==> run Y: inputs <==
==> flow/design.v (excerpt) <==
module TIA(A,  
			Din,  
			Dout,  
			CS_n,  
			CS,  
			R_W_n,  
			RDY,  
			MASTERCLK,  
			BUS_EN,  
			idump_in,  
			Ilatch,  
			HSYNC,  
			HBLANK,  
			VSYNC,  
			VBLANK,  
			COLOROUT,  
			RES_n,  
			audv0,  
			audv1);
make LEC_CHECK=0 CAP_MARGIN=20 CORE_MARGIN=2 CORE_UTILIZATION=40 CTS_CLUSTER_SIZE=50 MIN_ROUTING_LAYER=met2 SETUP_SLACK_MARGIN=-0.06 SLEW_MARGIN=20 finish   # period 12.0 ns
run.sh (not shown) runs the stock make flow with config.mk's settings and CLKGATE_MAP_FILE=.
==> run D: changes against run Y <==
--- a/flow/config.mk
+++ b/flow/config.mk
@@ -9,6 +9,6 @@
 export CORE_MARGIN = 2
-export CORE_UTILIZATION = 40
-export CTS_CLUSTER_SIZE = 50
-export MIN_ROUTING_LAYER = met2
-export SETUP_SLACK_MARGIN = -0.06
+export CORE_UTILIZATION = 72
+export MAX_ROUTING_LAYER = met4
+export PLACE_DENSITY_LB_ADDON = 0.01
+export SETUP_SLACK_MARGIN = 2.33
 export SLEW_MARGIN = 20
==> flow/constraint.sdc (replaced) <==
create_clock -name core_clock -period 8.59 [get_ports {MASTERCLK}]
set_input_delay 1.7180 -clock core_clock [delete_from_list [all_inputs] [get_ports {MASTERCLK}]]
set_output_delay 1.7180 -clock core_clock [all_outputs]
set_load 0.01 [all_outputs]
==> qor summary <==
Cell-internal power: run Y 1.851 mW; run D 2.319 mW
Worst Setup Slack post-DPL: run Y 2.320 ns; run D 0.5566 ns
Hold WS: run Y 0.4324 ns; run D 0.4526 ns
Worst flop-to-flop path startpoint: run Y hCount[3]$_SDFF_PP0_; run D hCount[2]$_SDFF_PP0_
Worst-case setup margin in the final layout: run Y 1.324 ns; run D 1.245 ns
Fraction of power spent switching nets: run Y 24.84%; run D 25.05%
Site Rows: run Y 85; run D 63
Post-layout nets: run Y 2,784; run D 2,888
Area Overhead vs Synth: run Y 11.07%; run D 17.77%
Via density: run Y 8.192; run D 7.280
Power in combinational cells: run Y 0.138 mW; run D 0.198 mW
Buffers plus inverters on the worst setup path: run Y 3; run D 7
Largest Pwr Group: run Y the clock network; run D sequential cells
Die area: run Y 56,230 sq um; run D 31,600 sq um
Sequential cell area share: run Y 25.87%; run D 24.46%
Static Leakage: run Y 8.862 nW; run D 9.565 nW
Utilization after layout: run Y 44.87%; run D 86.15%
Unrepaired setup endpoints after global routing: run Y no; run D yes
Delay of the slowest critical-path stage: run Y 0.87 ns; run D 0.47 ns
Number of antenna violations at the first check in global routing: run Y 0; run D 1
Worst Hold Launch: run Y hCountReset[1]$_SDFF_PN0_; run D hCountReset[2]$_SDFF_PN0_
Result of the run: run Y finished clean; run D finished clean
Maximum fanout encountered on the critical timing path: run Y 16; run D 6
Total setup buffers inserted after CTS: run Y 0; run D 92
Final estimated routing congestion in global placement: run Y 0.9677; run D 1.058
Antenna diode count: run Y 2; run D 1

---

==> inputs of run a <==
TIA again, from the RTL that the note above started with.
clock: 12.0 ns
lec_check: 0
abc_area: 1
cap_margin: 20
core_margin: 3
core_utilization: 40
place_density: 0.6
slew_margin: 20
==> inputs of run b, as changes to run a <==
==> flow/config.mk (replaced) <==
export PLATFORM = sky130hd
export DESIGN_NAME = TIA
export DESIGN_NICKNAME = TIA
export VERILOG_FILES = /design/flow/design.v
export SDC_FILE = /design/flow/constraint.sdc
export NUM_CORES = 4
export LEC_CHECK = 0
export ABC_AREA = 1
export CAP_MARGIN = 40
export CORE_MARGIN = 2
export CORE_UTILIZATION = 72
export CTS_CLUSTER_DIAMETER = 363
export CTS_CLUSTER_SIZE = 15
export GPL_ROUTABILITY_DRIVEN = 0
export HOLD_SLACK_MARGIN = 0.07
export MAX_ROUTING_LAYER = met4
export PLACE_DENSITY_LB_ADDON = 0.01
export SETUP_SLACK_MARGIN = 0.41
export SLEW_MARGIN = 20
==> flow/constraint.sdc (replaced) <==
create_clock -name core_clock -period 6.06 [get_ports {MASTERCLK}]
set_input_delay 1.2120 -clock core_clock [delete_from_list [all_inputs] [get_ports {MASTERCLK}]]
set_output_delay 1.2120 -clock core_clock [all_outputs]
set_load 0.01 [all_outputs]
==> qor summary <==
quantity                                                            run a        run b
DIE HEIGHT                                                         229 um       170 um
Transition time at the pin with the least slew margin            0.979 ns     0.979 ns
PD cells                                                      110 nW/um^2  178 nW/um^2
Outcome                                  no timing/DRC/antenna violations  no timing/DRC/antenna violations
Non-clk buf share                                                   2.83%        6.32%
DIE WIDTH                                                          229 um       170 um
RSZ-0062 raised after global routing                                false         true
Met1 layer wirelength in the final routing                        30.1 mm      24.4 mm
Proportion of power drawn by the clock network                      48.2%        36.1%
Share of the core filled with cells                                 45.1%        83.7%
Maximum number of pins on one net before global-route repair          112           89
Buffers inserted by post-CTS timing repair                              0           29
Depth of the worst register-to-register path                           24           27
Psw                                                                622 uW      1.10 mW
Area occupied by registers                                     6250 sq um   6260 sq um

---

==> inputs of job 8151 <==
TIA again, from the RTL that the note above started with.
clock: 16.2 ns
lec_check: 0
cap_margin: 35
cell_pad_in_sites_detail_placement: 2
cell_pad_in_sites_global_placement: 1
core_aspect_ratio: 1.16
core_margin: 5
core_utilization: 40
cts_cluster_size: 50
max_routing_layer: met4
min_routing_layer: met1
place_density_lb_addon: 0.23
setup_slack_margin: -0.06
slew_margin: 0
==> job 4351 (differences from job 8151) <==
- CAP_MARGIN: 35 -> 20
- CELL_PAD_IN_SITES_DETAIL_PLACEMENT: 2 -> not set
- CELL_PAD_IN_SITES_GLOBAL_PLACEMENT: 1 -> not set
- CORE_ASPECT_RATIO: 1.16 -> not set
- CORE_MARGIN: 5 -> 2
- CORE_UTILIZATION: 40 -> 72
- CTS_CLUSTER_DIAMETER: not set -> 30
- CTS_CLUSTER_SIZE: 50 -> 35
- MAX_ROUTING_LAYER: met4 -> not set
- MIN_ROUTING_LAYER: met1 -> not set
- PLACE_DENSITY: not set -> 0.71
- PLACE_DENSITY_LB_ADDON: 0.23 -> not set
- SETUP_SLACK_MARGIN: -0.06 -> 1.1
- SLEW_MARGIN: 0 -> 20
==> flow/constraint.sdc (replaced) <==
create_clock -name core_clock -period 8.66 [get_ports {MASTERCLK}]
set_input_delay 1.7320 -clock core_clock [delete_from_list [all_inputs] [get_ports {MASTERCLK}]]
set_output_delay 1.7320 -clock core_clock [all_outputs]
set_load 0.01 [all_outputs]
==> ci_impl_report.md <==
## Synthesis and layout report

| Metric | Value |
|---|---|
| Status | finished clean |
| Worst r2r src | hCount[2] |
| Signal buffers | 91 |
| Sequential cell area | 0.00625 mm² |
| Slowest CP cell | or2_1 |
| Buffer share of cell area | 3.61% |
| Sequential power | 0.769 mW |
| WL final | 88700 µm |
| Crit. Startpoint | hCount[2] |
| Multi-input gates | 2065 |
| Die X-Extent | 226 µm |
| LEAKAGE | 8.81 nW |
| Metal-1 WL | 35000 µm |
(the above is from job 8151)
==> ci_impl_report.md <==
## Synthesis and layout report

| Metric | Value |
|---|---|
| Sequential power | 1.44 mW |
| Slowest CP cell | a221o_2 |
| Crit. Startpoint | hCount[3] |
| Signal buffers | 138 |
| Buffer share of cell area | 4.69% |
| Via count | 22200 |
| Status | finished clean |
| Worst r2r src | hCount[3] |
| Die X-Extent | 178 µm |
| Metal-1 WL | 27000 µm |
| Top cells by area | dfxtp_1 29%, mux2i_1 7.4%, ha_1 6.6%, nand2_1 6.0%, nor2b_1 4.9% |
| Sequential cell area | 0.00625 mm² |
| Metal2 WL | 34400 µm |
| LEAKAGE | 9.55 nW |
(the above is from job 4351)

---

==> run G: inputs <==
Starting RTL as in the previous note.
export LEC_CHECK = 0
export ABC_AREA = 0
export CAP_MARGIN = 20
export CELL_PAD_IN_SITES_DETAIL_PLACEMENT = 1
export CORE_MARGIN = 3
export CORE_UTILIZATION = 53
export GPL_TIMING_DRIVEN = 0
export HOLD_SLACK_MARGIN = 0.23
export MAX_ROUTING_LAYER = met5
export PLACE_DENSITY = 0.56
export SETUP_SLACK_MARGIN = 1.91
export SLEW_MARGIN = 10
create_clock -name core_clock -period 9.08 [get_ports {MASTERCLK}]
==> inputs of run Z, as changes to run G <==
==> flow/config.mk (replaced) <==
export PLATFORM = sky130hd
export DESIGN_NAME = TIA
export DESIGN_NICKNAME = TIA
export VERILOG_FILES = /design/flow/design.v
export SDC_FILE = /design/flow/constraint.sdc
export NUM_CORES = 4
export LEC_CHECK = 0
export ABC_AREA = 1
export CAP_MARGIN = 20
export CORE_MARGIN = 2
export CORE_UTILIZATION = 72
export CTS_CLUSTER_DIAMETER = 287
export PLACE_DENSITY = 0.6
export SLEW_MARGIN = 20
==> flow/constraint.sdc (replaced) <==
create_clock -name core_clock -period 6.58 [get_ports {MASTERCLK}]
set_input_delay 1.3160 -clock core_clock [delete_from_list [all_inputs] [get_ports {MASTERCLK}]]
set_output_delay 1.3160 -clock core_clock [all_outputs]
set_load 0.01 [all_outputs]
==> results <==
Of run G and run Z, run Z has the higher sequential power (gap about 30%, measured against run Z). Against run Z, the clock skew of run G is higher by 0.0098 ns. Run Z completed with no timing, DRC or antenna violations. Run G completed, yet does not pass: setup timing. Between run G and run Z, the lower design area is in run Z (gap 19%, measured against run Z). Wire length: run Z is lower than run G (about 40%). Of run Z and run G, run G has the higher global-route usage (gap 0.49 points). Against run G, the via count of run Z is smaller by 12%. Between run Z and run G, the lower critical path depth is in run G (gap 18). Of run Z and run G, run Z has the higher synthesized cell count (gap 13%, measured against run G). In run G the setup slack is lower than in run Z, by 0.25 ns. In run Z the count of clock-buffer cells in the layout is lower than in run G, by 12.

---

==> try-juniper <==
Starting RTL as in the previous note.
clock: 12.0 ns
lec_check: 0
cap_margin: 20
cell_pad_in_sites_detail_placement: 2
core_margin: 2
core_utilization: 40
cts_cluster_size: 50
min_routing_layer: met2
place_density_lb_addon: 0.23
setup_slack_margin: -0.06
slew_margin: 0
==> try-xenon (differences from try-juniper) <==
==> flow/config.mk (replaced) <==
export PLATFORM = sky130hd
export DESIGN_NAME = TIA
export DESIGN_NICKNAME = TIA
export VERILOG_FILES = /design/flow/design.v
export SDC_FILE = /design/flow/constraint.sdc
export NUM_CORES = 4
export LEC_CHECK = 0
export ABC_AREA = 1
export CAP_MARGIN = 20
export CORE_MARGIN = 2
export CORE_UTILIZATION = 72
export CTS_CLUSTER_DIAMETER = 363
export CTS_CLUSTER_SIZE = 15
export GPL_ROUTABILITY_DRIVEN = 0
export HOLD_SLACK_MARGIN = 0.07
export MAX_ROUTING_LAYER = met4
export PLACE_DENSITY_LB_ADDON = 0.01
export SETUP_SLACK_MARGIN = 0.41
export SLEW_MARGIN = 20
==> flow/constraint.sdc (replaced) <==
create_clock -name core_clock -period 6.06 [get_ports {MASTERCLK}]
set_input_delay 1.2120 -clock core_clock [delete_from_list [all_inputs] [get_ports {MASTERCLK}]]
set_output_delay 1.2120 -clock core_clock [all_outputs]
set_load 0.01 [all_outputs]
==> try-willow (differences from try-juniper) <==
==> flow/config.mk (replaced) <==
export PLATFORM = sky130hd
export DESIGN_NAME = TIA
export DESIGN_NICKNAME = TIA
export VERILOG_FILES = /design/flow/design.v
export SDC_FILE = /design/flow/constraint.sdc
export NUM_CORES = 4
export LEC_CHECK = 0
export ABC_AREA = 1
export CAP_MARGIN = 20
export CELL_PAD_IN_SITES_DETAIL_PLACEMENT = 1
export CORE_MARGIN = 3
export CORE_UTILIZATION = 40
export CTS_CLUSTER_DIAMETER = 62
export CTS_CLUSTER_SIZE = 36
export GPL_ROUTABILITY_DRIVEN = 0
export GPL_TIMING_DRIVEN = 0
export PLACE_DENSITY_LB_ADDON = 0.28
export SETUP_SLACK_MARGIN = -0.51
export SLEW_MARGIN = 20
==> flow/constraint.sdc (replaced) <==
create_clock -name core_clock -period 8.58 [get_ports {MASTERCLK}]
set_input_delay 1.7160 -clock core_clock [delete_from_list [all_inputs] [get_ports {MASTERCLK}]]
set_output_delay 1.7160 -clock core_clock [all_outputs]
set_load 0.01 [all_outputs]
==> impl_metrics.ini <==
; physical design summary
[cells_and_area]
n_all_inverters = 125
nClkBuffers = 45
clk_share = 0.0533

[grt]
grt_use_total = 0.519
met1_usage = 0
met3_usage = 0.617

[pwr]
switching_share = 0.274

[logic_synthesis]
simple_gate_share = 0.219

[status]
outcome = finished clean

[placed_design]
gp_congestion = 1.00

[clocking]
clk_latency_ns = 0.62

[die]
dieArea_mm2 = 0.0562
[end of results for try-juniper]
==> impl_metrics.ini <==
; physical design summary
[grt]
grt_use_total = 0.457
met1_usage = 0.534
met3_usage = 0.106

[status]
outcome = finished clean

[logic_synthesis]
largest_area_cell = dfxtp_1
simple_gate_share = 0.275
ys.flop_type = dfxtp_1

[clocking]
clk_pin_slew_worst_paths_ns = 0.08
clk_latency_ns = 0.57

[cells_and_area]
clk_share = 0.0276
nClkBuffers = 24
fin_util = 0.832
seqCellArea_mm2 = 0.00626
n_all_inverters = 365
n_fill_cell = 1774

[die]
dieArea_mm2 = 0.0291

[pwr]
switching_share = 0.272
[end of results for try-xenon]
==> impl_metrics.ini <==
; physical design summary
[pwr]
switching_share = 0.309

[worst_setup_path]
r2r-start = hCount[2]$_SDFF_PP0_
cpMostUsedCell = nand2_1

[status]
outcome = failed layout checks
checkFailReasons = setup timing

[cells_and_area]
nClkBuffers = 32
n_all_inverters = 364
clk_share = 0.0543

[grt]
met1_usage = 0.371
met3_usage = 0.0468
grt_use_total = 0.294

[logic_synthesis]
numSynthFlops = 312
simple_gate_share = 0.275

[clocking]
clk_latency_ns = 0.63

[final_timing]
finalSetupViolCount = 5
layout_setup_ws_ns = -0.0721

[die]
dieArea_mm2 = 0.0526
[end of results for try-willow]

---

==> v17: inputs <==
TIA again, from the RTL that the note above started with.
Settings: LEC_CHECK=0, ABC_AREA=1, CAP_MARGIN=20, CORE_MARGIN=2, CORE_UTILIZATION=72, CTS_CLUSTER_SIZE=15, GPL_ROUTABILITY_DRIVEN=0, HOLD_SLACK_MARGIN=0.29, MAX_ROUTING_LAYER=met4, PLACE_DENSITY_LB_ADDON=0.01, SETUP_SLACK_MARGIN=0.39, SLEW_MARGIN=20; clock period 6.06 ns.
==> inputs of v2, as changes to v17 <==
Settings changed: CAP_MARGIN 20 to 10, CTS_CLUSTER_DIAMETER from default to 287, CTS_CLUSTER_SIZE 15 to default, HOLD_SLACK_MARGIN 0.29 to 0.3, MAX_ROUTING_LAYER met4 to default, PLACE_DENSITY from default to 0.6, PLACE_DENSITY_LB_ADDON 0.01 to default, SETUP_SLACK_MARGIN 0.39 to default.
==> inputs of v35, as changes to v17 <==
Settings changed: CAP_MARGIN 20 to 5, CORE_UTILIZATION 72 to 71, CTS_CLUSTER_DIAMETER from default to 238, GPL_ROUTABILITY_DRIVEN 0 to default, MAX_ROUTING_LAYER met4 to default, PLACE_DENSITY from default to 0.6, PLACE_DENSITY_LB_ADDON 0.01 to default, SETUP_SLACK_MARGIN 0.39 to -0.44.
==> flow/constraint.sdc (replaced) <==
create_clock -name core_clock -period 5.57 [get_ports {MASTERCLK}]
set_input_delay 1.1140 -clock core_clock [delete_from_list [all_inputs] [get_ports {MASTERCLK}]]
set_output_delay 1.1140 -clock core_clock [all_outputs]
set_load 0.01 [all_outputs]
==> comparison <==
- Final cell count: v35 < v2 < v17.
- In v17 the worst hold slack is lower than in v35, by 0.018 ns.
- Synthesized cell count is the same in v17 and v35.
- Of v17 and v35, v17 has the higher total power (gap 12%, measured against v35).
- v35 finished but failed the layout checks on setup timing. v2 produced a clean layout. v17 produced a clean layout.
- Between v35 and v2, the lower sequential power is in v2 (gap about 8%, measured against v2).
- Between v35 and v2, the lower setup slack is in v35 (gap 0.38 ns).
- Between v35 and v17, the lower clock-buffer cell count is in v35 (gap 21).
- Register-to-register slack: v17 is better than v35 (0.35 ns).
- The lowest combinational power belongs to v2, the highest to v35.
- The lowest non-clock buffer count belongs to v2, the highest to v17.
- First-iteration DRC count: v17 is larger than v35 (43%).
==> figures <==
item	v35	v17	v2
Routed wire per std cell	18.5 um	19.9 um	18.8 um
Outcome	finished with violations	no timing/DRC/antenna violations	no timing/DRC/antenna violations
Reasons for failing layout checks	setup timing	-	-
Met1 global-route usage	56.7%	53.9%	54.0%
Final core utilization	79.1%	85.3%	82.7%
Clk ins delay skew pair	0.55 ns	0.53 ns	0.53 ns
Max rail drop VDD	0.265 mV	0.324 mV	0.214 mV
Leakage	0.00962 uW	0.0100 uW	0.00980 uW
R2R Setup Slk	1.81 ns	2.16 ns	2.14 ns
Taps Inserted	378	372	372
Fraction of area in registers	28.5%	27.1%	27.9%
Clock Power	1570 uW	2280 uW	2120 uW
Critical path fanouts, max	10	9	6
Final clock skew	0.0188 ns	0.0217 ns	0.0191 ns
Layout non-clock buf frac	5.34%	5.78%	4.68%
Clock network fraction of total power	36.2%	47.0%	45.6%
Routed via count divided by cell count	6.17	6.45	6.26
WL met1	25.8 mm	24.6 mm	24.4 mm
ANT cells	0	3	0
Crit. path cell count	21	32	33
Floorplan die width	172 um	170 um	170 um
Slowest stage cell, crit path	sky130_fd_sc_hd__o21ai_0	sky130_fd_sc_hd__dfxtp_4	sky130_fd_sc_hd__dfxtp_4
Part of the power in registers	52.9%	43.5%	45.4%
Logic depth of the worst register-to-register path	21	26	27
Power figures rest on the tool's default switching activity, not on a simulated workload.
